<file path="design/flow/config.mk">
export PLATFORM = sky130hd
export DESIGN_NAME = uart_edge_detection
export DESIGN_NICKNAME = uart_edge_detection
export VERILOG_FILES = /design/flow/design.v
export SDC_FILE = /design/flow/constraint.sdc
export NUM_CORES = 4
export LEC_CHECK = 0
export CAP_MARGIN = 40
export CORE_MARGIN = 2
export CORE_UTILIZATION = 72
export CTS_CLUSTER_SIZE = 10
export PLACE_DENSITY = 0.37
export SETUP_SLACK_MARGIN = 0.76
export SLEW_MARGIN = 20
</file>
<file path="design/flow/constraint.sdc">
create_clock -name core_clock -period 3.19 [get_ports {clk}]
set_input_delay 0.6380 -clock core_clock [delete_from_list [all_inputs] [get_ports {clk}]]
set_output_delay 0.6380 -clock core_clock [all_outputs]
set_load 0.01 [all_outputs]
</file>
<file path="design/flow/design.v">
module uart_tx #(
    parameter BAUD_DIV = 434
) (
    input logic clk,
    input logic rst_n,
    input logic tx_start,
    input logic [7:0] data_in,
    output logic tx_busy,
    output logic tx
);
    logic [9:0] tx_shift;   
    logic [3:0] bit_count;
    logic [11:0] baud_counter;
    logic tx_active;
    always_ff @(posedge clk or negedge rst_n) begin
        if (!rst_n) begin
            tx_active <= 0;
            baud_counter <= 0;
            tx_busy <= 0;
            tx <= 1;   
        end else begin
            if (tx_start && !tx_active) begin
                tx_active <= 1;
                tx_shift <= {1'b1, data_in, 1'b0};   
                baud_counter <= BAUD_DIV;
                bit_count <= 0;
                tx_busy <= 1;
            end else if (tx_active) begin
                if (baud_counter == 0) begin
                    baud_counter <= BAUD_DIV;
                    tx <= tx_shift[0];   
                    tx_shift <= {1'b1, tx_shift[9:1]};   
                    bit_count <= bit_count + 1;
                    if (bit_count == 9) begin   
                        tx_active <= 0;
                        tx_busy <= 0;
                    end
                end else begin
                    baud_counter <= baud_counter - 1;
                end
            end
        end
    end
endmodule
module uart_rx #(
    parameter BAUD_DIV = 434   
) (
    input logic clk,
    input logic rst_n,
    input logic rx,
    output logic [7:0] data_out,
    output logic data_valid,
	 	output logic [7:0] leds
);
    logic [11:0] baud_counter;
    logic [3:0] bit_count;
    logic [7:0] rx_shift;
    logic rx_active;
    always_ff @(posedge clk or negedge rst_n) begin
        if (!rst_n) begin
            baud_counter <= 0;
            bit_count <= 0;
            rx_active <= 0;
            data_valid <= 0;
            rx_shift <= 8'b0;   
        end else begin
            if (!rx_active && !rx) begin
                rx_active <= 1;
                baud_counter <= BAUD_DIV / 2;
                bit_count <= 0;
                rx_shift <= 8'b0;   
            end else if (rx_active) begin
                if (baud_counter == 0) begin
                    baud_counter <= BAUD_DIV;
                    if (bit_count < 9) begin
                        rx_shift <= {rx, rx_shift[7:1]};   
                        bit_count <= bit_count + 1;
                    end else begin
                        rx_active <= 0;
                        data_out <= rx_shift;  
								leds <= rx_shift;
                        data_valid <= 1;
                    end
                end else begin
                    baud_counter <= baud_counter - 1;
                end
            end else begin
                data_valid <= 0;
            end
        end
    end
endmodule
module uart_edge_detection (
    input logic clk,           
    input logic rst_n,         
    input logic uart_rx,       
    output logic uart_tx,      
    output logic led_rx,       
    output logic led_tx,       
    output logic data_ready    
);
    parameter CLOCK_FREQ = 50000000;    
    parameter BAUD_RATE  = 115200;
    parameter BAUD_DIV   = CLOCK_FREQ / BAUD_RATE;
    parameter THRESHOLD  = 4;           
    logic [7:0] rx_data;
    logic rx_done;
    logic [7:0] processed_data;
    logic tx_start;
    logic tx_busy;
    logic [7:0] image_data [0:63];     
    logic [7:0] conv_result [0:35];    
    logic [5:0] rx_counter;            
    logic [5:0] tx_counter;            
    typedef enum logic [1:0] {IDLE, RECEIVE, PROCESS, SEND} state_t;
    state_t state, next_state;
    uart_rx #(
        .BAUD_DIV(BAUD_DIV)
    ) uart_receiver (
        .clk(clk),
        .rst_n(rst_n),
        .rx(uart_rx),
        .data_out(rx_data),
        .data_valid(rx_done)
    );
    uart_tx #(
        .BAUD_DIV(BAUD_DIV)
    ) uart_transmitter (
        .clk(clk),
        .rst_n(rst_n),
        .tx_start(tx_start),
        .data_in(processed_data),
        .tx_busy(tx_busy),
        .tx(uart_tx)
    );
    always_ff @(posedge clk or negedge rst_n) begin
        if (!rst_n)
            state <= IDLE;
        else
            state <= next_state;
    end
    always_comb begin
        case (state)
            IDLE:      next_state = (rx_done) ? RECEIVE : IDLE;
            RECEIVE:   next_state = (rx_counter == 6'd63 && rx_done) ? PROCESS : RECEIVE;
            PROCESS:   next_state = SEND;
            SEND:      next_state = (tx_counter == 6'd36 && !tx_busy) ? IDLE : SEND;
            default:   next_state = IDLE;
        endcase
    end
    always_ff @(posedge clk or negedge rst_n) begin
        if (!rst_n) begin
            rx_counter <= 6'd0;
        end else if ((state == IDLE || state == RECEIVE) && rx_done) begin
            image_data[rx_counter] <= rx_data;
            rx_counter <= rx_counter + 1;
        end else if (state == IDLE) begin
            rx_counter <= 6'd0;
        end
    end
    integer i, j, k, l;
    reg [3:0] sum;
    always_ff @(posedge clk or negedge rst_n) begin
        if (!rst_n) begin
            for (i = 0; i < 36; i = i + 1)
                conv_result[i] <= 8'd0;
        end else if (state == PROCESS) begin
            for (i = 0; i < 6; i = i + 1) begin
                for (j = 0; j < 6; j = j + 1) begin
                    sum = 0;
                    for (k = 0; k < 3; k = k + 1) begin
                        for (l = 0; l < 3; l = l + 1) begin
                            sum = sum + image_data[(i + k) * 8 + (j + l)][0];
                        end
                    end
                    conv_result[i * 6 + j] <= (sum >= THRESHOLD) ? 8'b1 : 8'b0;
                end
            end
        end
    end
    always_ff @(posedge clk or negedge rst_n) begin
        if (!rst_n) begin
            tx_counter <= 6'd0;
            tx_start <= 1'b0;
            processed_data <= 8'd0;
        end else if (state == SEND) begin
            if (!tx_busy && !tx_start) begin
                tx_start <= 1'b1;
                processed_data <= conv_result[tx_counter];
                tx_counter <= tx_counter + 1;
            end else if (tx_start && tx_busy) begin
                tx_start <= 1'b0;
            end
        end else begin
            tx_counter <= 6'd0;
            tx_start <= 1'b0;
        end
    end
    always_ff @(posedge clk or negedge rst_n) begin
        if (!rst_n) begin
            led_rx <= 1'b0;
            led_tx <= 1'b0;
            data_ready <= 1'b0;
        end else begin
            led_rx <= (state == RECEIVE) ? rx_done : 1'b0;
            led_tx <= (state == SEND) ? ~tx_busy : 1'b0;
            data_ready <= (state == SEND);  
        end
    end
endmodule
</file>
<file path="design/flow/run.sh">
#!/bin/bash
# the make line also repeats each setting of config.mk as NAME=value (left out here)
make -C /OpenROAD-flow-scripts/flow DESIGN_CONFIG=/design/flow/config.mk WORK_HOME=/design/flow/orfs CLKGATE_MAP_FILE= finish
</file>
==> results of run 1 <==
==> cell type report <==
cell class | count | area [um^2]
inverters | 227 | 920
clock inverters | 15 | 120
well taps | 225 | 282
clock buffers | 17 | 425
flip-flops and latches | 176 | 4800
repair buffers | 124 | 971
fillers | 862 | 2560
multi-input cells | 781 | 7150
==> metrics by stage <==
stage | power (uW) | util (%) | cells | area [um^2]
after CTS | 4790 | 82.7 | 1529 | 14300
after global routing | 4930 | 85.1 | 1565 | 14700
after floorplan | 2730 | - | 1220 | 12800
after global placement | 2810 | 76.5 | 1436 | 13200
after detailed placement | 2830 | 76.5 | 1436 | 13200
final | 4790 | 85.1 | 1565 | 14700
==> timing repair <==
action,CTS,global route
resized,27,26
gates cloned,0,0
setup endpoints to repair,50,37
pin swaps,63,91
setup buffers,61,36
==> routing by layer <==
layer / global-route usage [%] / routed length [um] / vias to the layer above
li1: - / - / 4271
met3: 7.68 / 2040 / 121
met2: 59.2 / 15700 / 386
met4: 17.7 / 1740 / 0
met5: 0 / 0 / -
met1: 42.4 / 11900 / 4586
==> job_summary.md, run 1 <==
### Metrics collected by this job

| Metric | Value |
|---|---|
| Top power group | registers |
| FA/HA/MAJ Cells, Area Fraction | 29.4% |
| Lkg Pwr | 0.00648 uW |
| First-pass GRT wire length | 48700 um |
| Worst-path cell chain | inv_2 -> buf_6 -> fa_1 -> fa_1 -> fa_1 -> inv_1 -> ha_1 -> a21o_1 -> a211oi_2 -> a21oi_1 |
| Top non-seq family | adder cells |
| Bufs on Longest Clock Path | 2 |
| Initial antenna violation count | 0 |
| Total die size | 18600 um^2 |
| Post-synth EDFFs | 78 |
| Power Density | 327 nW/um^2 |
| DR DRC count | 0 |
| Worst r2r path cells | 10 |
| CP endpoint | conv_result[7][0] |
| Post-layout period usage of the worst path | 94.4% |
| Num rows | 48 |
| Final #Nets | 1562 |
| Critical Path AT | 3310 ps |
| Reg-to-Reg End | conv_result[7][0] |
| P_int | 3550 uW |
| Setup TNS | 0 ps |
| VDD IR-drop max | 0.441 mV |
| Clock group | 2010 uW |
| CTS hold repair buffers | 0 |
| Core ar. | 17200 um^2 |
| Routability cong. | 0.848 |
| Crit Path Category | reg -> reg |
| R2r setup slk | 180 ps |
| Sw Share | 25.8% |
| Overall via count from detail_route | 9364 |
| Core Util at FP | 73.3% |
| Actual slew at the worst max-slew pin | 832 ps |
| Post-place setup slack | 140 ps |
| Share of the yosys chip area belonging to registers | 38.0% |
| Largest net degree at the start of global routing | 65 |
| CP top delay family | adder cells |
| TritonRoute pass-1 iters | 6 |
| Fmax | 332 MHz |
| Yosys warns | 5 |
| Final WS setup | 179 ps |
| Clock tree root buffer cell | clkbuf_16 |
| Ys flops | 176 |
| Clk latency late pin | 450 ps |
| Count leader, synth | inv_1 |
| Basic Gates by Area | 11.6% |
| Critical Path RT | 3490 ps |
| Synth Flop Type | dfrtp_1 |
| Synth async-reset ratio | 55.7% |
| Cells after synthesis | 1220 |
| Crit-path max cell delay | 560 ps |
| Tot GR Track Use | 35.0% |
| # IOs | 7 |
| R2r startpoint | image_data[9] |
| Final min period | 3010 ps |
| Logic pwr share | 5.1% |
| CP Depth | 10 |
| Status | no timing/DRC/antenna violations |
| Area grow syn2layout | 16.1% |
| Count of input and output buffers | 6 |
| Max-slew violations | 0 |
| Crit path launch | image_data[9] |
| Die Ht | 136 um |
| Routed vias/inst | 5.98 |
| Unrepaired setup endpoints after global routing | yes |
| Max Cap Viol | 0 |
| Seq group | 2540 uW |
| Post-synthesis compound-gate area fraction | 11.4% |
| Synth cell types | 70 |
| Yosys chip area | 12600 um^2 |
| Setup Skew | 7.75 ps |
| CTS tree | built |
| Hpwl dp | 20800 um |
| XOR/XNOR Fraction of Synth Area | 1.25% |
| Worst-path fanout max | 3 |
| Power share of the clock group | 42.0% |
| Reg power frac | 52.9% |
| Cell count in the Yosys report | 1220 |
| Gr ovfl total | 0 |
| Endpoints failing hold | 0 |
| Post-synthesis cell area | 12600 um^2 |
| Slew margin rel. | 44.6% |
| Number of global-route vias before repair | 9602 |
| Wire per inst | 20.0 um |
| Diode count | 0 |
| CP Launch Type | flip-flop |
| DRT Wirelength | 31400 um |
| Critical path endpoint category | flip-flop |
| Comb group | 243 uW |
| H-tree depth | 4 |
| Cts bufs inserted | 17 |
| Most numerous cell on the critical path | fa_1 |
| Final setup violation count | 0 |
| CP max-delay cell | fa_1 |
| DRT iter0 DRCs | 661 |
| Crit path buffers/inverters | 3 |
| Sink Count | 176 |
| Post-synth area hogs | dfrtp_1 (19%), edfxtp_1 (19%), fa_1 (17%) |
| Worst min-delay path category | in -> async |
| Post-synth top area cell | dfrtp_1 |
| Syn Nets | 1455 |
| Mux cell area share | 0.495% |
| Commonest cells post-synth | inv_1 (227), nor2_1 (140), ha_1 (124), fa_1 (108), dfrtp_1 (96) |
| Synthesized area per cell | 10.4 um^2 |
| P_sw | 1240 uW |
| Hold slack | 80.2 ps |
| Yosys top cell area share | 19.0% |
| Count of tool warnings | 41 |
| Reg clk slew, reported paths | 70 ps |
| Die Wd | 136 um |
| Post-DRT Antenna Nets | 0 |
==> run 2: changes to the inputs <==
Settings changed: ABC_AREA set to 1, CAP_MARGIN 40 to 15, CORE_ASPECT_RATIO set to 0.69, CTS_CLUSTER_DIAMETER set to 188, CTS_CLUSTER_SIZE 10 to 99, HOLD_SLACK_MARGIN set to -0.07, PLACE_DENSITY 0.37 to unset, SETUP_SLACK_MARGIN 0.76 to unset, TNS_END_PERCENT set to 20.
Clock period 3.19 ns to 14.8 ns, I/O delays scaled along.
==> job_summary.md, run 2 <==
### Metrics collected by this job

| Metric | Value |
|---|---|
| H-tree depth | 4 (unchanged) |
| Basic Gates by Area | 12.9% (+1.3 points) |
| Actual slew at the worst max-slew pin | 1040 ps (+209 ps) |
| Routed vias/inst | 5.80 (-3.1%) |
| Post-synth EDFFs | 78 (unchanged) |
| DR DRC count | 0 (unchanged) |
| Synth Flop Type | dfrtp_1 |
| Lkg Pwr | 0.00671 uW (+3.6%) |
| Comb group | 8.92 uW |
| Seq group | 509 uW (-80%) |
| Sink Count | 176 (unchanged) |
| FA/HA/MAJ Cells, Area Fraction | 29.2% (-0.21 points) |
| Crit path launch | uart_transmitter.tx |
| CP Depth | 1 (-9) |
| Area grow syn2layout | 6.51% |
| Critical Path RT | 11840 ps (+8350 ps) |
| Min-delay src | uart_receiver.rx_shift[0] |
| Hpwl dp | 21800 um (+4.9%) |
| CP endpoint | uart_tx |
| Hold endpoint | uart_receiver.data_out[0] |
| P_int | 744 uW (-79%) |
| Core ar. | 17400 um^2 (+0.76%) |
| Setup bufs post-CTS | 0 (-100%) |
| Max-slew violations | 0 (unchanged) |
| Count of tool warnings | 38 (-7.3%) |
| Number of global-route vias before repair | 8739 (-9.0%) |
| Top non-seq family | adder cells |
| Worst-path cell chain | clkdlybuf4s50_1 |
| CTS hold repair buffers | 0 (unchanged) |
| Clock group | 453 uW (-77%) |
| Hold Path Stages | 0 |
| VDD IR-drop max | 0.0767 mV (-83%) |
| Post-DRT Antenna Nets | 0 (unchanged) |
| Logic pwr share | 0.9% (-4.2 points) |
| First-pass GRT wire length | 46300 um (-4.9%) |
| Cell count in the Yosys report | 1308 (+7.2%) |
| Count leader, synth | inv_1 |
| Post-CTS Resized | 0 (-100%) |
| Die Wd | 164 um (+20%) |
| XOR/XNOR Fraction of Synth Area | 0.757% (-0.49 points) |
| Sw Share | 23.3% (-2.5 points) |
| Max Cap Viol | 0 (unchanged) |
| Post-synth area hogs | dfrtp_1 (19%), edfxtp_1 (18%), fa_1 (17%) |
| Num rows | 40 (-17%) |
| Power Density | 71.6 nW/um^2 (-78%) |
| Yosys top cell area share | 18.9% (-0.13 points) |
| Commonest cells post-synth | inv_1 (291), nor2_1 (139), ha_1 (124), nand2_1 (124), fa_1 (108) |
| Top power group | registers |
| R2r startpoint | image_data[42] |
| Critical Path AT | 1510 ps (-1800 ps) |
| Fmax | 224 MHz |
| Crit Path Category | reg -> out |
| Die Ht | 114 um (-16%) |
| CP max-delay cell | dfstp_2 |
| Setup Skew | 19.2 ps (+11.5 ps) |
| Post-layout period usage of the worst path | 30.2% (-64 points) |
| Crit path buffers/inverters | 1 (-2) |
| Post-synthesis cell area | 12700 um^2 (+0.71%) |
| Total power | 971 uW (-80%) |
| Final setup violation count | 0 (unchanged) |
| Overall via count from detail_route | 8997 (-3.9%) |
| Final #Nets | 1543 (-1.2%) |
| Total die size | 18800 um^2 (+0.79%) |
| Initial antenna violation count | 1 (+1) |
| Worst min-delay path category | reg -> reg |
| Core Util at FP | 73.3% (about the same) |
| Worst-path fanout max | 2 (-1) |
| Reg-to-Reg End | conv_result[31][0] |
| CP Launch Type | flip-flop |
| Reg clk slew, reported paths | 80 ps (about the same) |
| R2r setup slk | 11080 ps (+10900 ps) |
| Clock tree root buffer cell | clkbuf_16 |
| Share of the yosys chip area belonging to registers | 37.7% (-0.27 points) |
| Post-synthesis compound-gate area fraction | 9.36% (-2.0 points) |
| Filler cells | 1181 (+37%) |
| Yosys warns | 5 (unchanged) |
| Clk latency late pin | 450 ps (about the same) |
| Synthesized area per cell | 9.73 um^2 (-6.1%) |
| Yosys chip area | 12700 um^2 (+0.71%) |
| TritonRoute pass-1 iters | 5 (-1) |
| Final min period | 4470 ps |
| Count of input and output buffers | 6 (unchanged) |
| Critical path endpoint category | primary output |
| Setup TNS | 0 ps (unchanged) |
| Unrepaired setup endpoints after global routing | no |
| CP top delay family | flip-flops |
| Endpoints failing hold | 0 (unchanged) |
| DRT Wirelength | 28800 um (-8.3%) |
| Synth async-reset ratio | 55.7% (unchanged) |
| Routability cong. | 0.911 (+7.4%) |
| Synth cell types | 45 (-36%) |
| Syn Nets | 1543 (+6.0%) |
| Bufs on Longest Clock Path | 2 (unchanged) |
| Cts bufs inserted | 17 (unchanged) |
| Slew margin rel. | 30.4% (-14 points) |
| Gr ovfl total | 0 (unchanged) |
| Crit-path max cell delay | 540 ps (-20 ps) |
| Post-synth top area cell | dfrtp_1 |
| Largest net degree at the start of global routing | 74 (+14%) |
| CTS tree | built |
| Reg power frac | 52.4% (-0.5 points) |
| Cells after synthesis | 1308 (+7.2%) |
| DRT iter0 DRCs | 983 (+49%) |
| # IOs | 7 (unchanged) |
| Mux cell area share | 0.0885% (-0.41 points) |
| Status | no timing/DRC/antenna violations |
| Wire per inst | 18.5 um (-7.5%) |
| P_sw | 227 uW (-82%) |
| Diode count | 0 (unchanged) |
| Worst r2r path cells | 9 (-1) |
| Ys flops | 176 (unchanged) |
| Tot GR Track Use | 33.3% (-1.7 points) |
| Power share of the clock group | 46.7% (+4.7 points) |
## run 2: final cells by class
| type | instances | area, um^2 | area share (%) |
|---|---|---|---|
| Clock inverter | 13 | 138 | 1.02 |
| Clock buffer | 19 | 454 | 3.35 |
| Tap cell | 231 | 289 | 2.13 |
| Multi-Input combinational cell | 803 | 6650 | 49.1 |
| Timing Repair Buffer | 12 | 103 | 0.757 |
| Sequential cell | 176 | 4800 | 35.4 |
| Inverter | 298 | 1120 | 8.25 |
## run 2: metal layers
metal | vias to the layer above | wire [um] | track usage, %
met2 | 371 | 11700 | 45.6
met1 | 4370 | 13400 | 52.3
met5 | - | 0 | 0
li1 | 4225 | - | -
met4 | 0 | 343 | 6.96
met3 | 31 | 3320 | 10.7
## run 2: stage by stage
step / instance area (um^2) / util, % / hold slack (ps) / setup slack (ps) / cells
final: 13600 / 78.0 / 459 / 10330 / 1552
after global placement: 13000 / 74.6 / 449 / 9960 / 1520
after global routing: 13600 / 78.0 / 480 / 10200 / 1552
after floorplan: 12700 / - / 423 / 10770 / 1308
after detailed placement: 13000 / 74.6 / 446 / 9910 / 1520
after CTS: 13600 / 78.0 / 460 / 10320 / 1552
==> run 3: changes to the inputs <==
Settings changed: ABC_AREA 1 to unset, CAP_MARGIN 15 to 20, CORE_ASPECT_RATIO 0.69 to unset, CORE_UTILIZATION 72 to 40, CTS_CLUSTER_DIAMETER 188 to unset, CTS_CLUSTER_SIZE 99 to unset, HOLD_SLACK_MARGIN -0.07 to unset, SETUP_SLACK_MARGIN set to 0.65, TNS_END_PERCENT 20 to unset.
Clock period 14.8 ns to 5.74 ns, I/O delays scaled along.
==> job_summary.md, run 3 <==
### Metrics collected by this job

| Metric | Value |
|---|---|
| FA/HA/MAJ Cells, Area Fraction | 29.4% (+0.21 points) |
| Cts bufs inserted | 17 (unchanged) |
| Setup TNS | 0 ps (unchanged) |
| Crit Path Category | reg -> reg |
| Post-synthesis cell area | 12600 um^2 (-0.71%) |
| Crit path launch | image_data[19] |
| First-pass GRT wire length | 46200 um (-0.25%) |
| Power Density | 198 nW/um^2 (+180%) |
| Sw Share | 25.4% (+2.1 points) |
| Post-synth area hogs | dfrtp_1 (19%), edfxtp_1 (19%), fa_1 (17%) |
| Yosys top cell area share | 19.0% (+0.13 points) |
| Largest net degree at the start of global routing | 74 (unchanged) |
| DRT iter0 DRCs | 563 (-43%) |
| Critical path endpoint category | flip-flop |
| Max Cap Viol | 0 (unchanged) |
| Logic pwr share | 4.9% (+4.0 points) |
| Wire per inst | 16.9 um (-8.7%) |
| Worst-path cell chain | inv_1 -> fa_1 -> fa_1 -> fa_1 -> inv_1 -> ha_1 -> a21o_1 -> a211oi_1 -> a21oi_1 |
| Bufs on Longest Clock Path | 2 (unchanged) |
| Worst r2r path cells | 9 (unchanged) |
| Die Ht | 182 um (+59%) |
| Endpoints failing hold | 0 (unchanged) |
| Initial antenna violation count | 0 (-1) |
| DR DRC count | 0 (unchanged) |
| Yosys warns | 5 (unchanged) |
| Post-CTS Resized | 0 (unchanged) |
| Commonest cells post-synth | inv_1 (227), nor2_1 (140), ha_1 (124), fa_1 (108), dfrtp_1 (96) |
| XOR/XNOR Fraction of Synth Area | 1.25% (+0.49 points) |
| Actual slew at the worst max-slew pin | 933 ps (-108 ps) |
| Cell count in the Yosys report | 1220 (-6.7%) |
| Crit path buffers/inverters | 2 (+1) |
| Reg-to-Reg End | conv_result[9][0] |
| Mux cell area share | 0.495% (+0.41 points) |
| CP top delay family | adder cells |
| Count leader, synth | inv_1 |
| Routability cong. | 0.788 (-14%) |
| DRT Wirelength | 27600 um (-4.1%) |
| Setup Skew | 10.5 ps (-8.69 ps) |
| Yosys chip area | 12600 um^2 (-0.71%) |
| Synthesized area per cell | 10.4 um^2 (+6.5%) |
| Post-DRT Antenna Nets | 0 (unchanged) |
| H-tree depth | 4 (unchanged) |
| P_sw | 689 uW (+200%) |
| Final #Nets | 1448 (-6.2%) |
| Cells after synthesis | 1220 (-6.7%) |
| CP max-delay cell | fa_1 |
| Hold endpoint | uart_transmitter.tx |
| CP Launch Type | flip-flop |
| Critical Path AT | 3640 ps (+2130 ps) |
| Slew margin rel. | 37.8% (+7.4 points) |
| R2r startpoint | image_data[19] |
| Count of input and output buffers | 6 (unchanged) |
| Total die size | 33000 um^2 (+76%) |
| Tot GR Track Use | 18.0% (-15 points) |
| CP endpoint | conv_result[9][0] |
| Top power group | registers |
| R2r setup slk | 2380 ps (-8700 ps) |
| Worst min-delay path category | reg -> reg |
| Fmax | 298 MHz |
| CP Depth | 9 (+8) |
| Max-slew violations | 0 (unchanged) |
| Post-synth top area cell | dfrtp_1 |
| Setup bufs post-CTS | 0 (unchanged) |
| Reg clk slew, reported paths | 80 ps (about the same) |
| TritonRoute pass-1 iters | 5 (unchanged) |
| Crit-path max cell delay | 520 ps (-20 ps) |
| Number of global-route vias before repair | 8565 (-2.0%) |
| Lkg Pwr | 0.00602 uW (-10%) |
| Most numerous cell on the critical path | fa_1 |
| Comb group | 132 uW |
| Power share of the clock group | 43.2% (-3.5 points) |
| Synth async-reset ratio | 55.7% (unchanged) |
| Hpwl dp | 19900 um (-8.9%) |
| Clock group | 1170 uW (+160%) |
| Seq group | 1410 uW (+180%) |
| Routed vias/inst | 5.07 (-13%) |
| Filler cells | 2958 (+150%) |
| Syn Nets | 1455 (-5.7%) |
| Reg power frac | 51.9% (-0.5 points) |
| Overall via count from detail_route | 8254 (-8.3%) |
| Hold slack | 447 ps (-12.1 ps) |
| Post-layout period usage of the worst path | 58.5% (+28 points) |
| Num rows | 65 (+63%) |
| Worst-path fanout max | 7 (+5) |
| CTS tree | built |
| Sink Count | 176 (unchanged) |
| Post-synthesis compound-gate area fraction | 11.4% (+2.0 points) |
| CTS hold repair buffers | 0 (unchanged) |
| Ys flops | 176 (unchanged) |
| Unrepaired setup endpoints after global routing | no |
| Post-synth EDFFs | 78 (unchanged) |
| Core Util at FP | 40.4% (-33 points) |
| Synth Flop Type | dfrtp_1 |
| Die Wd | 182 um (+11%) |
| Hold Path Stages | 2 (+2) |
| Core ar. | 31300 um^2 (+80%) |
| Final setup violation count | 0 (unchanged) |
| Critical Path RT | 6020 ps (-5820 ps) |
| Area grow syn2layout | 8.11% |
| # IOs | 7 (unchanged) |
| Final min period | 3360 ps |
| Clock tree root buffer cell | clkbuf_16 |
| Min-delay src | uart_transmitter.tx_shift[0] |
| Synth cell types | 70 (+56%) |
| Share of the yosys chip area belonging to registers | 38.0% (+0.27 points) |
| Clk latency late pin | 440 ps (about the same) |
| Status | no timing/DRC/antenna violations |
| Gr ovfl total | 0 (unchanged) |
| Top non-seq family | adder cells |
| VDD IR-drop max | 0.186 mV (+140%) |
| Basic Gates by Area | 11.6% (-1.3 points) |
| Count of tool warnings | 36 (-5.3%) |
| P_int | 2020 uW (+170%) |
-- run 3: stage by stage --
stage / worst slack, ps / area, um^2 / utilization, % / instances / power [uW]
floorplan: 2750 / 12600 / - / 1220 / 1520
global placement: 2390 / 13100 / 41.8 / 1596 / 1560
detailed placement: 2370 / 13100 / 41.8 / 1596 / 1570
CTS: 2360 / 13700 / 43.6 / 1628 / 2750
global route: 2180 / 13700 / 43.6 / 1628 / 2820
finish: 2380 / 13700 / 43.6 / 1629 / 2710
-- run 3: cell type report --
type                    instances  area (um^2)  area share [%]
multi-input cells             781         6840            50.1
flip-flops and latches        176         4800            35.1
inverters                     227          852            6.24
clock buffers                  17          425            3.11
well taps                     402          503            3.68
clock inverters                15          153            1.12
repair buffers                 10         87.6           0.641
diodes                          1         2.50          0.0183
-- run 3: metal layers --
metal	vias up	part of all wire (%)	track usage (%)
met3	25	3.3	3.13
met2	114	46	28.7
met4	0	1.3	4.26
met1	4086	50	25.7
li1	4029	-	-
met5	-	0	0
==> run 4: changes to the inputs <==
Settings changed: ABC_AREA set to 1, CAP_MARGIN 20 to 35, CELL_PAD_IN_SITES_DETAIL_PLACEMENT set to 2, CELL_PAD_IN_SITES_GLOBAL_PLACEMENT set to 0, CORE_MARGIN 2 to 7, CORE_UTILIZATION 40 to 22, CTS_CLUSTER_DIAMETER set to 240, CTS_CLUSTER_SIZE set to 46, HOLD_SLACK_MARGIN set to 0.13, MAX_ROUTING_LAYER set to met4, MIN_ROUTING_LAYER set to met1, PLACE_DENSITY set to 0.89, SETUP_SLACK_MARGIN 0.65 to 0.75, TNS_END_PERCENT set to 30.
Clock period 5.74 ns to 7.76 ns, I/O delays scaled along.
==> job_summary.md, run 4 <==
### Metrics collected by this job

| Metric | Value |
|---|---|
| Mux cell area share | 0.0885% (-0.41 points) |
| Hpwl dp | 39600 um (+99%) |
| Top non-seq family | adder cells |
| CP max-delay cell | fa_1 |
| Yosys top cell area share | 18.9% (-0.13 points) |
| Cell count in the Yosys report | 1308 (+7.2%) |
| CP top delay family | adder cells |
| Hold slack | 457 ps (+9.76 ps) |
| Num rows | 87 (+34%) |
| Filler cells | 6398 (+120%) |
| Worst min-delay path category | reg -> reg |
| Total power | 1870 uW (-31%) |
| CP endpoint | conv_result[32][0] |
| XOR/XNOR Fraction of Synth Area | 0.757% (-0.49 points) |
| Hold Path Stages | 0 (-2) |
| Min-delay src | uart_receiver.rx_shift[0] |
| R2r startpoint | image_data[43] |
| Met2 GRT Util | 28.6% (-0.067 points) |
| Power Density | 131 nW/um^2 (-34%) |
| Yosys chip area | 12700 um^2 (+0.71%) |
| Post-DRT Antenna Nets | 0 (unchanged) |
| Reg power frac | 52.0% (about the same) |
| Reg-to-Reg End | conv_result[32][0] |
| Post-synth area hogs | dfrtp_1 (19%), edfxtp_1 (18%), fa_1 (17%) |
| Clock tree root buffer cell | clkbuf_16 |
| Post-synthesis compound-gate area fraction | 9.36% (-2.0 points) |
| Crit Path Category | reg -> reg |
| CP Launch Type | flip-flop |
| Largest net degree at the start of global routing | 74 (unchanged) |
| CTS tree | built |
| Cells after synthesis | 1308 (+7.2%) |
| Power share of the clock group | 46.9% (+3.7 points) |
| Worst-path fanout max | 7 (unchanged) |
| FA/HA/MAJ Cells, Area Fraction | 29.2% (-0.21 points) |
| Area grow syn2layout | 11.9% |
| Core ar. | 56800 um^2 (+81%) |
| Crit path launch | image_data[43] |
| Commonest cells post-synth | inv_1 (291), nor2_1 (139), ha_1 (124), nand2_1 (124), fa_1 (108) |
| Endpoints failing hold | 0 (unchanged) |
| DRT iter0 DRCs | 610 (+8.3%) |
| Syn Nets | 1543 (+6.0%) |
| CP Depth | 9 (unchanged) |
| Count of input and output buffers | 6 (unchanged) |
| Lkg Pwr | 0.00672 uW (+12%) |
| Top power group | registers |
| Critical path endpoint category | flip-flop |
| Cts bufs inserted | 17 (unchanged) |
| Most numerous cell on the critical path | fa_1 |
| Wire per inst | 23.8 um (+41%) |
| Clk latency late pin | 480 ps (+40 ps) |
| Synth async-reset ratio | 55.7% (unchanged) |
| Slew margin rel. | 45.8% (+8.0 points) |
| Synthesized area per cell | 9.73 um^2 (-6.1%) |
| Actual slew at the worst max-slew pin | 810 ps (-123 ps) |
| Post-synth top area cell | dfrtp_1 |
| # IOs | 7 (unchanged) |
| Sink Count | 176 (unchanged) |
| P_sw | 467 uW (-32%) |
| Yosys warns | 5 (unchanged) |
| Bufs on Longest Clock Path | 2 (unchanged) |
| Initial antenna violation count | 1 (+1) |
| Max Cap Viol | 0 (unchanged) |
| Critical Path AT | 4470 ps (+830 ps) |
| Synth Flop Type | dfrtp_1 |
| Critical Path RT | 8070 ps (+2050 ps) |
| Worst-path cell chain | inv_1 -> fa_1 -> fa_1 -> fa_1 -> inv_1 -> ha_1 -> a21o_1 -> a211oi_1 -> o21ai_0 |
| Sw Share | 25.0% (-0.44 points) |
| Number of global-route vias before repair | 11970 (+40%) |
| Die Wd | 255 um (+40%) |
| DRT Wirelength | 49600 um (+80%) |
| Crit path buffers/inverters | 2 (unchanged) |
| Routed vias/inst | 4.78 (-5.6%) |
| Setup Skew | 15.7 ps (+5.18 ps) |
| VDD IR-drop max | 0.162 mV (-13%) |
| Gate Area | 6650 um^2 (-2.7%) |
| Grt met3 use | 4.12% (+0.99 points) |
| CTS hold repair buffers | 0 (unchanged) |
| GR peak layer | met2 |
| Count of tool warnings | 37 (+2.8%) |
| Final min period | 4160 ps (+800 ps) |
| TritonRoute pass-1 iters | 5 (unchanged) |
| Core Util at FP | 22.4% (-18 points) |
| Die Ht | 255 um (+40%) |
| Hold endpoint | uart_receiver.data_out[0] |
| Setup TNS | 0 ps (unchanged) |
| DR DRC count | 0 (unchanged) |
| Worst r2r path cells | 9 (unchanged) |
| Routability cong. | 0.858 (+8.9%) |
| P_int | 1400 uW (-31%) |
| First-pass GRT wire length | 74000 um (+60%) |
| Comb group | 21.1 uW |
| Share of the yosys chip area belonging to registers | 37.7% (-0.27 points) |
| Clock group | 877 uW (-25%) |
| Status | no timing/DRC/antenna violations |
| Reg clk slew, reported paths | 80 ps (about the same) |
| Total die size | 64800 um^2 (+96%) |
| R2r setup slk | 3600 ps (+1220 ps) |
| Post-CTS Resized | 0 (unchanged) |
| Seq group | 971 uW (-31%) |
| Final #Nets | 1545 (+6.7%) |
| Post-synthesis cell area | 12700 um^2 (+0.71%) |
| Count leader, synth | inv_1 |
| Crit-path max cell delay | 630 ps (+110 ps) |
| Post-layout period usage of the worst path | 53.6% (-4.9 points) |
| Logic pwr share | 1.1% (-3.8 points) |
| Flop area | 4800 um^2 (about the same) |
| Gr ovfl total | 0 (unchanged) |
| Basic Gates by Area | 12.9% (+1.3 points) |
| Ys flops | 176 (unchanged) |
| Post-synth EDFFs | 78 (unchanged) |
| Tot GR Track Use | 15.9% (-2.1 points) |
| Setup bufs post-CTS | 0 (unchanged) |
| Synth cell types | 45 (-36%) |
| GR Util met1 | 14.3% (-11 points) |
| Fmax | 241 MHz (-19%) |
| H-tree depth | 4 (unchanged) |
| Unrepaired setup endpoints after global routing | no |
| Max-slew violations | 0 (unchanged) |
| Overall via count from detail_route | 9950 (+21%) |
| Final setup violation count | 0 (unchanged) |
==> run 4: area by class of cell <==
type,instances,share of cell area (%)
multi-input combinational,803,46.7
sequential,176,33.7
timing repair buffer,14,0.993
inverter,298,7.86
tap,756,6.65
antenna,1,0.0176
clock inverter,14,1.02
clock buffer,18,3.02
==> run 4: through the flow <==
| step | utilization, % | instance area (um^2) | cells | worst slack [ps] |
|---|---|---|---|---|
| final | 25.0 | 14200 | 2080 | 3600 |
| after global routing | 25.0 | 14200 | 2080 | 3550 |
| after CTS | 25.0 | 14200 | 2078 | 3790 |
| after detailed placement | 24.0 | 13600 | 2046 | 3800 |
| after global placement | 24.0 | 13600 | 2044 | 3730 |
| after floorplan | - | 12700 | 1308 | 4810 |
==> run 4: routing by layer <==
metal  wire (um)  vias up  share of wire, %
li1            -     4221                 -
met1       16900     5069                34
met2       26100      363                53
met3        2240      297               4.5
met4        4350        0               8.8
met5           0        -                 0
==> run 5: changes to the inputs <==
Settings changed: CAP_MARGIN 35 to 20, CELL_PAD_IN_SITES_DETAIL_PLACEMENT 2 to unset, CELL_PAD_IN_SITES_GLOBAL_PLACEMENT 0 to unset, CORE_MARGIN 7 to 2, CORE_UTILIZATION 22 to 53, CTS_CLUSTER_DIAMETER 240 to unset, CTS_CLUSTER_SIZE 46 to 99, HOLD_SLACK_MARGIN 0.13 to unset, MAX_ROUTING_LAYER met4 to unset, MIN_ROUTING_LAYER met1 to unset, PLACE_DENSITY 0.89 to unset, SETUP_SLACK_MARGIN 0.75 to unset, TNS_END_PERCENT 30 to unset.
Clock period 7.76 ns to 13.1 ns, I/O delays scaled along.
==> job_summary.md, run 5 <==
### Metrics collected by this job

| Metric | Value |
|---|---|
| Status | no timing/DRC/antenna violations |
| Bufs on Longest Clock Path | 2 (unchanged) |
| Comb group | 10.3 uW |
| DRT iter0 DRCs | 643 (+5.4%) |
| Worst r2r path cells | 9 (unchanged) |
| Post-synth top area cell | dfrtp_1 |
| Syn Nets | 1543 (unchanged) |
| Overall via count from detail_route | 8566 (-14%) |
| Sink Count | 176 (unchanged) |
| # IOs | 7 (unchanged) |
| Clock group | 511 uW (-42%) |
| Number of global-route vias before repair | 8630 (-28%) |
| Worst-path cell chain | clkdlybuf4s50_1 |
| Slew margin rel. | 45.0% (-0.85 points) |
| Gr ovfl total | 0 (unchanged) |
| Cell count in the Yosys report | 1308 (unchanged) |
| Routability cong. | 0.823 (-4.1%) |
| Unrepaired setup endpoints after global routing | no |
| Logic pwr share | 0.9% (-0.2 points) |
| Final min period | 4110 ps |
| Crit Path Category | reg -> out |
| Setup bufs post-CTS | 0 (unchanged) |
| CP Launch Type | flip-flop |
| Fmax | 243 MHz |
| XOR/XNOR Fraction of Synth Area | 0.757% (unchanged) |
| Post-CTS Resized | 0 (unchanged) |
| Ys flops | 176 (unchanged) |
| Worst min-delay path category | reg -> reg |
| Yosys warns | 5 (unchanged) |
| DR DRC count | 0 (unchanged) |
| Core ar. | 23500 um^2 (-59%) |
| Core Util at FP | 54.0% (+32 points) |
| TritonRoute pass-1 iters | 4 (-1) |
| Initial antenna violation count | 0 (-1) |
| FA/HA/MAJ Cells, Area Fraction | 29.2% (unchanged) |
| Hold slack | 486 ps (+29.4 ps) |
| Power Density | 80.2 nW/um^2 (-39%) |
| VDD IR-drop max | 0.0616 mV (-62%) |
| CTS hold repair buffers | 0 (unchanged) |
| Reg-to-Reg End | conv_result[9][0] |
| Setup TNS | 0 ps (unchanged) |
| Die Ht | 159 um (-38%) |
| Hold endpoint | conv_result[32][0] |
| Final non-filler cell total | 1641 (-21%) |
| Worst-path fanout max | 2 (-5) |
| Sw Share | 23.4% (-1.6 points) |
| Diode count | 0 (-1) |
| Hpwl dp | 21000 um (-47%) |
| Filler cells | 2103 (-67%) |
| Critical Path RT | 10480 ps (+2410 ps) |
| Reg power frac | 52.4% (+0.4 points) |
| Top power group | registers |
| Area grow syn2layout | 7.41% |
| H-tree depth | 4 (unchanged) |
| Synthesized area per cell | 9.73 um^2 (unchanged) |
| R2r setup slk | 9550 ps (+5950 ps) |
| Crit path buffers/inverters | 1 (-1) |
| Max-slew violations | 0 (unchanged) |
| Reg clk slew, reported paths | 80 ps (about the same) |
| Mux cell area share | 0.0885% (unchanged) |
| R2r startpoint | image_data[19] |
| Num rows | 56 (-36%) |
| Crit path launch | uart_transmitter.tx |
| Endpoints failing hold | 0 (unchanged) |
| P_sw | 256 uW (-45%) |
| CP max-delay cell | dfstp_2 |
| Post-layout period usage of the worst path | 31.4% (-22 points) |
| Top non-seq family | adder cells |
| Cells after synthesis | 1308 (unchanged) |
| Hold Path Stages | 2 (+2) |
| Count of input and output buffers | 6 (unchanged) |
| DRT Wirelength | 27600 um (-44%) |
| Die Wd | 159 um (-38%) |
| Yosys chip area | 12700 um^2 (unchanged) |
| Clock tree root buffer cell | clkbuf_16 |
| Min-delay src | conv_result[32][0] |
| Post-synthesis cell area | 12700 um^2 (unchanged) |
| Count of tool warnings | 36 (-2.7%) |
| Wire per inst | 16.8 um (-30%) |
| Synth async-reset ratio | 55.7% (unchanged) |
| CP Depth | 1 (-8) |
| Cts bufs inserted | 17 (unchanged) |
| Final #Nets | 1544 (-0.065%) |
| Yosys top cell area share | 18.9% (unchanged) |
| Basic Gates by Area | 12.9% (unchanged) |
| Setup Skew | 14.4 ps (-1.25 ps) |
| Synth cell types | 45 (unchanged) |
| Tot GR Track Use | 23.4% (+7.4 points) |
| Share of the yosys chip area belonging to registers | 37.7% (unchanged) |
| Largest net degree at the start of global routing | 74 (unchanged) |
| Critical path endpoint category | primary output |
| Post-synthesis compound-gate area fraction | 9.36% (unchanged) |
| Cells after DPL | 1609 (-21%) |
| Synth Flop Type | dfrtp_1 |
| Actual slew at the worst max-slew pin | 823 ps (+12.7 ps) |
| Lkg Pwr | 0.00672 uW (about the same) |
| CP endpoint | uart_tx |
| Crit-path max cell delay | 530 ps (-100 ps) |
| P_int | 840 uW (-40%) |
| Power share of the clock group | 46.6% (-0.3 points) |
| Post-DRT Antenna Nets | 0 (unchanged) |
| Post-synth area hogs | dfrtp_1 (19%), edfxtp_1 (18%), fa_1 (17%) |
| Final setup violation count | 0 (unchanged) |
| Count leader, synth | inv_1 |
| CTS tree | built |
| Critical Path AT | 1490 ps (-2980 ps) |
| Clk latency late pin | 440 ps (-40 ps) |
| Commonest cells post-synth | inv_1 (291), nor2_1 (139), ha_1 (124), nand2_1 (124), fa_1 (108) |
| CP top delay family | flip-flops |
| Post-synth EDFFs | 78 (unchanged) |
| Routed vias/inst | 5.22 (+9.1%) |
| Max Cap Viol | 0 (unchanged) |
| Seq group | 575 uW (-41%) |
| Final core utilization | 58.1% (+33 points) |
| First-pass GRT wire length | 46300 um (-37%) |
| Total die size | 25300 um^2 (-61%) |
run 5: layout make-up:
type | instances | area [um^2] | share of cell area (%)
inverter | 298 | 1120 | 8.18
clock inverter | 13 | 136 | 0.998
clock buffer | 19 | 453 | 3.31
tap | 319 | 399 | 2.92
timing repair buffer | 13 | 110 | 0.806
sequential | 176 | 4800 | 35.1
multi-input combinational | 803 | 6650 | 48.7
run 5: layer usage:
metal  GRT usage, %  vias up  part of all wire, %
li1               -     4230                    -
met1           37.0     4188                   53
met2           34.4      129                   43
met3           2.74       19                  3.2
met4           6.03        0                  1.0
met5              0        -                    0
run 5: metrics by stage:
step                      setup slack (ps)  instance area [um^2]  power, uW
after floorplan                       9410                 12700        589
after global placement                8730                 13100        597
after detailed placement              8680                 13100        597
after CTS                             8960                 13700       1110
after global routing                  8950                 13700       1130
final                                 8990                 13700       1100
==> run 6: changes to the inputs <==
Settings changed: ABC_AREA 1 to unset, CAP_MARGIN 20 to 35, CELL_PAD_IN_SITES_DETAIL_PLACEMENT set to 0, CELL_PAD_IN_SITES_GLOBAL_PLACEMENT set to 0, CORE_UTILIZATION 53 to 71, CTS_CLUSTER_DIAMETER set to 240, CTS_CLUSTER_SIZE 99 to 55, HOLD_SLACK_MARGIN set to 0.11, SETUP_SLACK_MARGIN set to -0.53.
Clock period 13.1 ns to 5.57 ns, I/O delays scaled along.
==> job_summary.md, run 6 <==
### Metrics collected by this job

| Metric | Value |
|---|---|
| P_sw | 693 uW (+170%) |
| Unrepaired setup endpoints after global routing | no |
| Critical Path RT | 5840 ps (-4640 ps) |
| Worst-path fanout max | 7 (+5) |
| Core ar. | 17400 um^2 (-26%) |
| DRT Wirelength | 28100 um (+2.0%) |
| Tot GR Track Use | 32.9% (+9.5 points) |
| Post-CTS Resized | 0 (unchanged) |
| R2r startpoint | image_data[26] |
| Hold Path Stages | 2 (unchanged) |
| Clk latency late pin | 440 ps (about the same) |
| Crit path buffers/inverters | 2 (+1) |
| CP max-delay cell | fa_1 |
| First-pass GRT wire length | 46600 um (+0.57%) |
| Synth Flop Type | dfrtp_1 |
| Core Util at FP | 72.8% (+19 points) |
| Gr ovfl total | 0 (unchanged) |
| Critical Path AT | 3760 ps (+2270 ps) |
| Cell count in the Yosys report | 1220 (-6.7%) |
| Crit path launch | image_data[26] |
| Area grow syn2layout | 6.63% |
| VDD IR-drop max | 0.218 mV (+250%) |
| Worst r2r path cells | 9 (unchanged) |
| Routability cong. | 0.881 (+7.1%) |
| Fmax | 287 MHz |
| Actual slew at the worst max-slew pin | 848 ps (+25.5 ps) |
| Min-delay src | uart_transmitter.tx |
| Wire per inst | 19.4 um (+15%) |
| Bufs on Longest Clock Path | 2 (unchanged) |
| Final setup violation count | 0 (unchanged) |
| TritonRoute pass-1 iters | 5 (+1) |
| Cells after synthesis | 1220 (-6.7%) |
| Setup Skew | 11.7 ps (-2.70 ps) |
| Power Density | 212 nW/um^2 (+160%) |
| Post-synth top area cell | dfrtp_1 |
| CTS hold repair buffers | 0 (unchanged) |
| Sink Count | 176 (unchanged) |
| Max Cap Viol | 0 (unchanged) |
| Most numerous cell on the critical path | fa_1 |
| XOR/XNOR Fraction of Synth Area | 1.25% (+0.49 points) |
| Clock tree root buffer cell | clkbuf_16 |
| Top power group | registers |
| R2r setup slk | 2080 ps (-7470 ps) |
| Ys flops | 176 (unchanged) |
| CP Depth | 9 (+8) |
| Worst-path cell chain | inv_1 -> fa_1 -> fa_1 -> fa_1 -> inv_1 -> ha_1 -> a21o_1 -> a211oi_1 -> a21oi_1 |
| Post-synthesis cell area | 12600 um^2 (-0.71%) |
| Reg-to-Reg End | conv_result[19][0] |
| Die Wd | 137 um (-14%) |
| Logic pwr share | 4.9% (+4.0 points) |
| Post-place setup slack | 2190 ps (-6490 ps) |
| Reg clk slew, reported paths | 70 ps (about the same) |
| Post-synthesis compound-gate area fraction | 11.4% (+2.0 points) |
| Hold endpoint | uart_transmitter.tx |
| Commonest cells post-synth | inv_1 (227), nor2_1 (140), ha_1 (124), fa_1 (108), dfrtp_1 (96) |
| Post-layout period usage of the worst path | 62.6% (+31 points) |
| Status | no timing/DRC/antenna violations |
| Power share of the clock group | 44.1% (-2.5 points) |
| Seq group | 1450 uW (+150%) |
| CP endpoint | conv_result[19][0] |
| Reg power frac | 51.0% (-1.4 points) |
| Overall via count from detail_route | 8751 (+2.2%) |
| CP Launch Type | flip-flop |
| Basic Gates by Area | 11.6% (-1.3 points) |
| Synth async-reset ratio | 55.7% (unchanged) |
| Setup bufs post-CTS | 0 (unchanged) |
| Count leader, synth | inv_1 |
| Post-synth area hogs | dfrtp_1 (19%), edfxtp_1 (19%), fa_1 (17%) |
| Setup TNS | 0 ps (unchanged) |
| H-tree depth | 4 (unchanged) |
| Mux cell area share | 0.495% (+0.41 points) |
| Largest net degree at the start of global routing | 74 (unchanged) |
| Crit Path Category | reg -> reg |
| Post-synth EDFFs | 78 (unchanged) |
| CTS tree | built |
| DRT iter0 DRCs | 740 (+15%) |
| Cts bufs inserted | 17 (unchanged) |
| Synth cell types | 70 (+56%) |
| Num rows | 48 (-14%) |
| Share of the yosys chip area belonging to registers | 38.0% (+0.27 points) |
| Yosys warns | 5 (unchanged) |
| Comb group | 140 uW |
| Final min period | 3490 ps |
| Syn Nets | 1455 (-5.7%) |
| Crit-path max cell delay | 530 ps (about the same) |
| Yosys top cell area share | 19.0% (+0.13 points) |
| Final WS setup | 2080 ps (-6900 ps) |
| Max-slew violations | 0 (unchanged) |
| Die Ht | 137 um (-14%) |
| Count of tool warnings | 38 (+5.6%) |
| Routed vias/inst | 6.03 (+15%) |
| DR DRC count | 0 (unchanged) |
| Initial antenna violation count | 2 (+2) |
| # IOs | 7 (unchanged) |
| Synthesized area per cell | 10.4 um^2 (+6.5%) |
| Lkg Pwr | 0.00604 uW (-10%) |
| CP top delay family | adder cells |
| Worst min-delay path category | reg -> reg |
| Post-DRT Antenna Nets | 0 (unchanged) |
| P_int | 2160 uW (+160%) |
| Sw Share | 24.3% (+0.94 points) |
| Count of input and output buffers | 6 (unchanged) |
| Top non-seq family | adder cells |
| Number of global-route vias before repair | 9032 (+4.7%) |
| FA/HA/MAJ Cells, Area Fraction | 29.4% (+0.21 points) |
| Yosys chip area | 12600 um^2 (-0.71%) |
| Slew margin rel. | 43.5% (-1.5 points) |
| Clock group | 1260 uW (+150%) |
| Final #Nets | 1448 (-6.2%) |
| Hpwl dp | 19800 um (-5.8%) |
| Endpoints failing hold | 0 (unchanged) |
| Critical path endpoint category | flip-flop |
| Total die size | 18900 um^2 (-25%) |
==> run 6: layer usage <==
metal	GRT usage (%)	vias to the layer above	part of all wire, %	routed length, um
met5	0	-	0.046	13
met4	11.0	2	2.7	753
met3	7.73	66	6.4	1800
met2	52.4	287	48	13500
met1	45.0	4363	43	12100
li1	-	4033	-	-
==> run 6: layout make-up <==
type                       instances  area [um^2]
fill                            1169         3880
sequential                       176         4800
clock buffer                      21          504
timing repair buffer              10         87.6
antenna                            1         2.50
multi-input combinational        781         6840
inverter                         227          852
tap                              225          282
clock inverter                    11          108
==> run 6: per-stage QoR <==
step	power (uW)	cell area, um^2	hold WS (ps)	util, %	cells
floorplan	1560	12600	411	-	1220
detailed placement	1620	12900	448	74.1	1419
global route	2940	13500	481	77.6	1451
finish	2850	13500	459	77.6	1452
global placement	1610	12900	432	74.1	1419
CTS	2860	13500	462	77.6	1451
==> run 7: changes to the inputs <==
Settings changed: CAP_MARGIN 35 to 5, CELL_PAD_IN_SITES_DETAIL_PLACEMENT 0 to 1, CELL_PAD_IN_SITES_GLOBAL_PLACEMENT 0 to unset, CORE_ASPECT_RATIO set to 1.45, CORE_MARGIN 2 to 9, CORE_UTILIZATION 71 to 31, CTS_CLUSTER_DIAMETER 240 to 216, CTS_CLUSTER_SIZE 55 to 79, GPL_TIMING_DRIVEN set to 1, HOLD_SLACK_MARGIN 0.11 to unset, MIN_ROUTING_LAYER set to met2, PLACE_DENSITY set to 0.43, SETUP_SLACK_MARGIN -0.53 to 0.05, SLEW_MARGIN 20 to 15.
Clock period 5.57 ns to 3.81 ns, I/O delays scaled along.
==> job_summary.md, run 7 <==
### Metrics collected by this job

| Metric | Value |
|---|---|
| Overall via count from detail_route | 11827 (+35%) |
| Endpoints failing hold | 0 (unchanged) |
| Wire per inst | 20.1 um (+3.6%) |
| Synth async-reset ratio | 55.7% (unchanged) |
| Cells after DPL | 1754 (+24%) |
| Yosys top cell area share | 19.0% (unchanged) |
| Post-synthesis compound-gate area fraction | 11.4% (unchanged) |
| Power Density | 295 nW/um^2 (+39%) |
| Count of tool warnings | 36 (-5.3%) |
| FA/HA/MAJ Cells, Area Fraction | 29.4% (unchanged) |
| CTS hold repair buffers | 0 (unchanged) |
| Worst min-delay path category | in -> async |
| Worst-path fanout max | 5 (-2) |
| Final non-filler cell total | 1786 (+23%) |
| P_int | 2980 uW (+38%) |
| Post-synth top area cell | dfrtp_1 |
| Reg-to-Reg End | conv_result[22][0] |
| Commonest cells post-synth | inv_1 (227), nor2_1 (140), ha_1 (124), fa_1 (108), dfrtp_1 (96) |
| Area grow syn2layout | 10.5% |
| Routability cong. | 0.823 (-6.6%) |
| First-pass GRT wire length | 56000 um (+20%) |
| Seq group | 2120 uW (+46%) |
| # IOs | 7 (unchanged) |
| Most numerous cell on the critical path | fa_1 |
| Max-slew violations | 0 (unchanged) |
| Unrepaired setup endpoints after global routing | no |
| Post-DRT Antenna Nets | 0 (unchanged) |
| Reg power frac | 51.6% (+0.6 points) |
| Basic Gates by Area | 11.6% (unchanged) |
| CP max-delay cell | fa_1 |
| Share of the yosys chip area belonging to registers | 38.0% (unchanged) |
| DRT Wirelength | 35800 um (+27%) |
| Yosys chip area | 12600 um^2 (unchanged) |
| Post-synth area hogs | dfrtp_1 (19%), edfxtp_1 (19%), fa_1 (17%) |
| CP Launch Type | flip-flop |
| CP Depth | 9 (unchanged) |
| Tot GR Track Use | 23.4% (-9.5 points) |
| Gr ovfl total | 0 (unchanged) |
| Setup Skew | 10.6 ps (-1.09 ps) |
| Initial antenna violation count | 0 (-2) |
| Cts bufs inserted | 17 (unchanged) |
| Slew margin rel. | 33.5% (-10 points) |
| TritonRoute pass-1 iters | 7 (+2) |
| Critical Path RT | 4130 ps (-1710 ps) |
| CP top delay family | adder cells |
| Final setup violation count | 0 (unchanged) |
| Post-CTS Resized | 0 (unchanged) |
| Post-layout period usage of the worst path | 88.3% (+26 points) |
| Setup TNS | 0 ps (unchanged) |
| Largest net degree at the start of global routing | 79 (+6.8%) |
| Final min period | 3370 ps (-123 ps) |
| Filler cells | 4595 (+290%) |
| Final #Nets | 1468 (+1.4%) |
| Ys flops | 176 (unchanged) |
| DRT iter0 DRCs | 1386 (+87%) |
| Setup bufs post-CTS | 0 (unchanged) |
| Power share of the clock group | 43.3% (-0.8 points) |
| Core ar. | 40100 um^2 (+130%) |
| Crit path buffers/inverters | 2 (unchanged) |
| Max Cap Viol | 0 (unchanged) |
| Total power | 4120 uW (+44%) |
| Clk latency late pin | 470 ps (+30 ps) |
| P_sw | 1130 uW (+63%) |
| Critical Path AT | 3690 ps (-70 ps) |
| Die Ht | 261 um (+90%) |
| Fmax | 297 MHz (+3.6%) |
| Routed vias/inst | 6.62 (+9.9%) |
| Cell count in the Yosys report | 1220 (unchanged) |
| Actual slew at the worst max-slew pin | 998 ps (+150 ps) |
| Clock group | 1780 uW (+41%) |
| Crit Path Category | reg -> reg |
| Critical path endpoint category | flip-flop |
| Sw Share | 27.5% (+3.2 points) |
| Lkg Pwr | 0.00612 uW (+1.3%) |
| Top non-seq family | adder cells |
| Total die size | 48500 um^2 (+160%) |
| Yosys warns | 5 (unchanged) |
| Crit path launch | image_data[29] |
| Number of global-route vias before repair | 13961 (+55%) |
| Reg clk slew, reported paths | 80 ps (about the same) |
| Bufs on Longest Clock Path | 2 (unchanged) |
| H-tree depth | 4 (unchanged) |
| Diode count | 0 (-1) |
| Worst r2r path cells | 9 (unchanged) |
| CTS tree | built |
| Synthesized area per cell | 10.4 um^2 (unchanged) |
| Post-synth EDFFs | 78 (unchanged) |
| Top power group | registers |
| Crit-path max cell delay | 510 ps (-20 ps) |
| Synth Flop Type | dfrtp_1 |
| Die Wd | 186 um (+35%) |
| Clock tree root buffer cell | clkbuf_16 |
| Worst-path cell chain | inv_1 -> fa_1 -> fa_1 -> fa_1 -> inv_1 -> ha_1 -> a21o_1 -> a211oi_1 -> a21oi_1 |
| Synth cell types | 70 (unchanged) |
| Count of input and output buffers | 6 (unchanged) |
| CP endpoint | conv_result[22][0] |
| Count leader, synth | inv_1 |
| Comb group | 209 uW (+49%) |
| VDD IR-drop max | 0.306 mV (+40%) |
| Core Util at FP | 31.5% (-41 points) |
| Mux cell area share | 0.495% (unchanged) |
| Status | no timing/DRC/antenna violations |
| R2r setup slk | 440 ps (-1640 ps) |
| Sink Count | 176 (unchanged) |
| Cells after synthesis | 1220 (unchanged) |
| DR DRC count | 0 (unchanged) |
| Hpwl dp | 25200 um (+27%) |
| Num rows | 88 (+83%) |
| Logic pwr share | 5.1% (+0.2 points) |
| Post-synthesis cell area | 12600 um^2 (unchanged) |
| XOR/XNOR Fraction of Synth Area | 1.25% (unchanged) |
| Syn Nets | 1455 (unchanged) |
| R2r startpoint | image_data[29] |
run 7: final cells by class:
type | instances | area, um^2 | share of cell area (%)
clock buffer | 18 | 429 | 3.07
sequential | 176 | 4800 | 34.4
timing repair buffer | 30 | 250 | 1.79
clock inverter | 14 | 124 | 0.887
multi-input combinational | 781 | 6840 | 49.0
inverter | 227 | 852 | 6.10
tap | 540 | 676 | 4.84
run 7: routing by layer:
| metal | routed length, um | global-route usage (%) |
|---|---|---|
| met1 | 0 | - |
| met2 | 20800 | 29.3 |
| met3 | 13600 | 29.7 |
| met5 | 50 | 3.79 |
| met4 | 1460 | 4.14 |
run 7: metrics by stage:
stage                     worst slack (ps)  hold slack [ps]  util, %  instance area, um^2
final                                  445              299     34.8                14000
after CTS                              455              280     34.8                14000
after global placement                 541              438     33.5                13400
after global routing                   307              303     34.8                14000
after floorplan                        817              411        -                12600
after detailed placement               471              449     33.5                13400
==> run 8: changes to the inputs <==
Settings changed: ABC_AREA set to 1, CAP_MARGIN 5 to 35, CELL_PAD_IN_SITES_DETAIL_PLACEMENT 1 to 0, CELL_PAD_IN_SITES_GLOBAL_PLACEMENT set to 0, CORE_ASPECT_RATIO 1.45 to unset, CORE_MARGIN 9 to 2, CORE_UTILIZATION 31 to 72, CTS_CLUSTER_DIAMETER 216 to 240, CTS_CLUSTER_SIZE 79 to 15, GPL_TIMING_DRIVEN 1 to unset, HOLD_SLACK_MARGIN set to -0.0, MIN_ROUTING_LAYER met2 to unset, SETUP_SLACK_MARGIN 0.05 to 0.32, SLEW_MARGIN 15 to 20.
Clock period 3.81 ns to 3.19 ns, I/O delays scaled along.
==> job_summary.md, run 8 <==
### Metrics collected by this job

| Metric | Value |
|---|---|
| Filler cells | 927 (-80%) |
| Cells after synthesis | 1308 (+7.2%) |
| Layout Check Fails | setup timing |
| Routability cong. | 0.853 (+3.7%) |
| Post-DRT Antenna Nets | 0 (unchanged) |
| Synth Flop Type | dfrtp_1 |
| Clock tree root buffer cell | clkbuf_16 |
| Status | failed layout checks |
| Core Util at FP | 73.6% (+42 points) |
| Worst r2r path cells | 10 (+1) |
| Share of the yosys chip area belonging to registers | 37.7% (-0.27 points) |
| VDD IR-drop max | 0.379 mV (+24%) |
| Total power | 4560 uW (+11%) |
| CP max-delay cell | fa_1 |
| Tot GR Track Use | 35.2% (+12 points) |
| Largest net degree at the start of global routing | 74 (-6.3%) |
| Count of tool warnings | 40 (+11%) |
| Unrepaired setup endpoints after global routing | yes |
| Cells after DPL | 1566 (-11%) |
| DRT Wirelength | 32600 um (-8.9%) |
| Post-synth EDFFs | 78 (unchanged) |
| Gr ovfl total | 0 (unchanged) |
| CP Depth | 10 (+1) |
| Final #Nets | 1662 (+13%) |
| Comb group | 46.5 uW (-78%) |
| Max-slew violations | 0 (unchanged) |
| Post-layout period usage of the worst path | 101% (+13 points) |
| FA/HA/MAJ Cells, Area Fraction | 29.2% (-0.21 points) |
| Post-synth area hogs | dfrtp_1 (19%), edfxtp_1 (18%), fa_1 (17%) |
| DR DRC count | 0 (unchanged) |
| Crit Path Category | reg -> reg |
| DRT iter0 DRCs | 875 (-37%) |
| Yosys top cell area share | 18.9% (-0.13 points) |
| Initial antenna violation count | 1 (+1) |
| Wire per inst | 19.6 um (-2.3%) |
| Hold slack | 56.7 ps (-242 ps) |
| Area grow syn2layout | 15.8% |
| Hpwl dp | 21300 um (-15%) |
| Synth cell types | 45 (-36%) |
| CTS hold repair buffers | 0 (unchanged) |
| Core ar. | 17300 um^2 (-57%) |
| Endpoints failing hold | 0 (unchanged) |
| Yosys chip area | 12700 um^2 (+0.71%) |
| Actual slew at the worst max-slew pin | 825 ps (-173 ps) |
| Bufs on Longest Clock Path | 2 (unchanged) |
| Yosys warns | 5 (unchanged) |
| Sw Share | 22.8% (-4.7 points) |
| Fmax | 309 MHz (+4.0%) |
| Reg power frac | 51.8% (+0.2 points) |
| Seq group | 2360 uW (+11%) |
| Final setup violation count | 1 (+1) |
| R2r startpoint | image_data[12] |
| First-pass GRT wire length | 49300 um (-12%) |
| CP endpoint | conv_result[9][0] |
| Most numerous cell on the critical path | fa_1 |
| Power share of the clock group | 47.2% (+3.9 points) |
| Critical path endpoint category | flip-flop |
| Logic pwr share | 1.0% (-4.1 points) |
| Ys flops | 176 (unchanged) |
| Die Ht | 137 um (-48%) |
| Worst-path fanout max | 2 (-3) |
| Final min period | 3240 ps (-128 ps) |
| Routed vias/inst | 5.89 (-11%) |
| Crit path launch | image_data[12] |
| Slew margin rel. | 44.9% (+11 points) |
| P_int | 3520 uW (+18%) |
| Power Density | 310 nW/um^2 (+5.1%) |
| Top non-seq family | adder cells |
| Overall via count from detail_route | 9809 (-17%) |
| Sink Count | 176 (unchanged) |
| Clk latency late pin | 450 ps (-20 ps) |
| R2r setup slk | -50 ps (-490 ps) |
| Die Wd | 137 um (-26%) |
| Post-synthesis compound-gate area fraction | 9.36% (-2.0 points) |
| Critical Path AT | 3530 ps (-160 ps) |
| CP Launch Type | flip-flop |
| P_sw | 1040 uW (-8.3%) |
| Count leader, synth | inv_1 |
| H-tree depth | 4 (unchanged) |
| Worst-path cell chain | inv_2 -> buf_6 -> fa_1 -> fa_1 -> fa_1 -> inv_1 -> ha_4 -> a21o_1 -> a211oi_2 -> o21ai_1 |
| Synth async-reset ratio | 55.7% (unchanged) |
| # IOs | 7 (unchanged) |
| Final WS setup | -47.0 ps (-492 ps) |
| Post-place setup slack | 22.6 ps (-448 ps) |
| Crit-path max cell delay | 600 ps (+90 ps) |
| Num rows | 48 (-45%) |
| Commonest cells post-synth | inv_1 (291), nor2_1 (139), ha_1 (124), nand2_1 (124), fa_1 (108) |
| Post-synth top area cell | dfrtp_1 |
| Top power group | registers |
| Clock group | 2150 uW (+21%) |
| CP top delay family | adder cells |
| Worst min-delay path category | in -> async |
| Max Cap Viol | 0 (unchanged) |
| Reg-to-Reg End | conv_result[9][0] |
| Cell count in the Yosys report | 1308 (+7.2%) |
| CTS tree | built |
| Critical Path RT | 3480 ps (-650 ps) |
| Final non-filler cell total | 1665 (-6.8%) |
| Setup TNS | -47.0 ps (-47.0 ps) |
| Number of global-route vias before repair | 9849 (-29%) |
| Lkg Pwr | 0.00729 uW (+19%) |
| Cts bufs inserted | 17 (unchanged) |
| Post-synthesis cell area | 12700 um^2 (+0.71%) |
| Setup Skew | 13.3 ps (+2.70 ps) |
| Reg clk slew, reported paths | 70 ps (about the same) |
| Crit path buffers/inverters | 3 (+1) |
| Mux cell area share | 0.0885% (-0.41 points) |
| Count of input and output buffers | 6 (unchanged) |
| XOR/XNOR Fraction of Synth Area | 0.757% (-0.49 points) |
| TritonRoute pass-1 iters | 5 (-2) |
| Syn Nets | 1543 (+6.0%) |
| Basic Gates by Area | 12.9% (+1.3 points) |
| Total die size | 18800 um^2 (-61%) |
| Synthesized area per cell | 9.73 um^2 (-6.1%) |
| Diode count | 0 (unchanged) |
==> run 8: per-stage QoR <==
| step | utilization (%) | cell area (um^2) |
|---|---|---|
| 2_1_floorplan | - | 12700 |
| 3_3_place_gp | 77.1 | 13300 |
| 3_5_place_dp | 77.1 | 13300 |
| 4_1_cts | 83.6 | 14500 |
| 5_1_grt | 85.2 | 14700 |
| 6_report | 85.2 | 14700 |
==> run 8: metal layers <==
layer	vias to the layer above	global-route usage, %	wire length [um]
met5	-	0	8
met4	2	14.3	1100
met3	115	9.11	2530
met2	464	56.1	15700
met1	4762	46.4	13300
li1	4466	-	-
==> run 8: timing repair <==
item                       in CTS  in global routing
pin swaps                      17                 19
buffers inserted               47                 20
setup endpoints to repair      35                 36
gates resized                  51                 35
cloned                          0                  0
==> run 8: final cells by class <==
type | instances | area, um^2 | share of cell area [%]
tap | 225 | 282 | 1.91
sequential | 176 | 4800 | 32.6
clock buffer | 20 | 458 | 3.11
inverter | 298 | 1140 | 7.73
timing repair buffer | 131 | 1050 | 7.15
multi-input combinational | 803 | 6860 | 46.6
clock inverter | 12 | 139 | 0.943
Power is estimated from default activity; no workload was simulated.
